Setup of run 1:
// apb_uart
module apb_uart #(
    parameter SYSTEM_FREQUENCY = 50_000_000,
    parameter SAMPLING_RATE = 16
)(
    input pclk,  
    input preset_n,  
    input psel,
    input penable,
    input pwrite,
    input[11:0] paddr,
    input[3:0] pstrb,
    input[31:0] pwdata,
    output pready,
    output pslverr,
    output[31:0] prdata,
    output irq,
    output logic baud_o,
    output logic tick_rx, 
    input cts_n,
    input rx,
    output tx,
    output rts_n
);
    localparam logic [11:0] ADDR_TDR = 12'h000;
    localparam logic [11:0] ADDR_RDR = 12'h004;
    localparam logic [11:0] ADDR_LCR = 12'h008;
    localparam logic [11:0] ADDR_OCR = 12'h00C;
    localparam logic [11:0] ADDR_LSR = 12'h010;
    localparam logic [11:0] ADDR_FCR = 12'h014;
    localparam logic [11:0] ADDR_IER = 12'h018;
    localparam logic [11:0] ADDR_IIR = 12'h01C;
    localparam logic [11:0] ADDR_HCR = 12'h020;
    logic [31:0] tdr;
    logic [31:0] rdr;
    logic [31:0] lcr;
    logic [31:0] ocr;
    logic [31:0] lsr;
    logic [31:0] fcr;
    logic [31:0] ier;
    logic [31:0] iir;
    logic [31:0] hcr;
    logic [31:0] pwdata_d;
    logic psel_d;
    logic penable_d;
    logic pwrite_d;
    logic [11:0] paddr_d;
    logic [3:0] pstrb_d;
    always_ff @(posedge pclk or negedge preset_n) begin
        if(~preset_n) begin
             pwdata_d<= 0;
             psel_d <= 0;
             penable_d <= 0;
             pwrite_d <= 0;
             paddr_d <= 0;
             pstrb_d <= 0;
        end else begin
  ...
Size in the first run: roughly 3000 cells after synthesis, about 94 I/O pins, about 33000 um2 of cells after synthesis.
make LEC_CHECK=0 CAP_MARGIN=20 CORE_MARGIN=2 CORE_UTILIZATION=40 SLEW_MARGIN=20 finish   # period 5.51 ns
run.sh (not shown) runs the stock make flow with config.mk's settings and CLKGATE_MAP_FILE=.
Having completed the whole flow, run 1 delivered a layout that passed the timing, DRC and antenna checks.
> inputs changed (run 1 -> run 2)
Settings: putting SETUP_SLACK_MARGIN at 0.85 where nothing was set; swapping 40 for 70 in CORE_UTILIZATION; swapping 5.51 for 3.44 in the clock period (ns, I/O delays scaled along).
[summary]
- Between run 2 and run 1, it is run 2 whose proportion of final cell area spent on non-clock buffers is higher, by 1.4 points.
- Taking run 1 as the reference, in run 2 clock skew now sits higher, number of cells in the design after placement went down about 10%.
- The number of antenna violations at the first check in global routing of run 2 falls short of that of run 1 by 3.
### run 2 -> run 3
Settings: a deleted SETUP_SLACK_MARGIN that had been 0.85; an added ABC_AREA of 1; a change of CORE_UTILIZATION from 70 to 72; a change of the clock period (ns, I/O delays scaled along) from 3.44 to 5.42.
Notes after the runs:
Smallest setup slack after layout: lower on run 2
Going from run 2 to run 3, combinational group power dropped about 50%, flip-flop and latch share of the layout cell area barely changed, part of the total power dissipated in the clock network climbed 0.3 points.
Looking at core utilization across run 3 and run 2, the one that comes out lower is run 2.
Here is what was changed in the inputs of run 4 compared with run 3.
Settings: ABC_AREA: 1 -> unset; CORE_UTILIZATION: 72 -> 40; the clock period (ns, I/O delays scaled along): 5.42 -> 6.06.
Findings:
When run 4 is measured against run 3, its cell area after technology mapping turns out 2.1% lower. Worst reg2reg path depth in run 4 vs run 3: down 3. Combined global-route utilization of all metal layers, run 4 and run 3: higher on run 3.

* * *

Starting RTL as in the previous note.
Settings: LEC_CHECK=0, ABC_AREA=1, CAP_MARGIN=20, CORE_ASPECT_RATIO=0.72, CORE_MARGIN=2, CORE_UTILIZATION=72, CTS_CLUSTER_DIAMETER=374, CTS_CLUSTER_SIZE=10, PLACE_DENSITY_LB_ADDON=0.0, SETUP_SLACK_MARGIN=1.0, SLEW_MARGIN=20; clock period 3.37 ns.
Next try:
--- a/flow/config.mk
+++ b/flow/config.mk
@@ -8,3 +8 @@
-export ABC_AREA = 1
-export CAP_MARGIN = 20
-export CORE_ASPECT_RATIO = 0.72
+export CAP_MARGIN = 40
@@ -13,2 +11,2 @@
-export CTS_CLUSTER_DIAMETER = 374
-export CTS_CLUSTER_SIZE = 10
+export CTS_CLUSTER_DIAMETER = 43
+export CTS_CLUSTER_SIZE = 50
@@ -16 +14 @@
-export SETUP_SLACK_MARGIN = 1.0
+export SETUP_SLACK_MARGIN = 0.99
Effect: Sequential power barely changes. Die area drops by 2.1%. Sequential cell count does not change. Clock-buffer cell count came out lower by 62. Final cell count shrinks by 17%.
Next try:
--- a/flow/config.mk
+++ b/flow/config.mk
@@ -8 +8 @@
-export CAP_MARGIN = 40
+export CAP_MARGIN = 20
@@ -10,5 +10,3 @@
-export CORE_UTILIZATION = 72
-export CTS_CLUSTER_DIAMETER = 43
-export CTS_CLUSTER_SIZE = 50
-export PLACE_DENSITY_LB_ADDON = 0.0
-export SETUP_SLACK_MARGIN = 0.99
+export CORE_UTILIZATION = 70
+export PLACE_DENSITY_LB_ADDON = 0.01
+export SETUP_SLACK_MARGIN = 0.98
Effect: Design area fell slightly; setup slack gains 0.061 ns; non-clock buffer count goes down by 17; clock power shrinks by a little under a tenth.
Next try:
--- a/flow/config.mk
+++ b/flow/config.mk
@@ -8,0 +9 @@
+export CORE_ASPECT_RATIO = 0.72
@@ -10 +11,3 @@
-export CORE_UTILIZATION = 70
+export CORE_UTILIZATION = 72
+export CTS_CLUSTER_SIZE = 50
+export HOLD_SLACK_MARGIN = 0.3
@@ -12 +15 @@
-export SETUP_SLACK_MARGIN = 0.98
+export SETUP_SLACK_MARGIN = 0.96
The changed run finished clean. Power grows slightly. Clock power grows slightly. Via count grows by a few percent. Routed wire length grows by a few percent. Sequential power hardly moves. Maximum frequency shrinks by a few percent. Clock-buffer cell count shrinks by 11. Register-to-register slack gets worse by 0.06 ns. Global-route usage grows by 3.0 points. Synthesized area is unchanged. Worst setup slack gets worse by 0.063 ns.
Next try:
--- a/flow/config.mk
+++ b/flow/config.mk
@@ -11,0 +12 @@
+export CTS_CLUSTER_DIAMETER = 26
@@ -13 +14 @@
-export HOLD_SLACK_MARGIN = 0.3
+export HOLD_SLACK_MARGIN = -0.09
The new run passed the timing, DRC and antenna checks.
Worst setup slack loses 0.24 ns.
Final cell count increases by 2.7%.
Routed wire length increases by 16%.
Count of clock-buffer cells in the layout increases by 69.
Synthesized area does not change.
Design area increases by 5.4%.
Sequential power is about the same.
Power increases by 27%.
Flip-flop count does not change.
Global-route usage increases by 3.6 points.
Power and IR drop assume default switching activity.
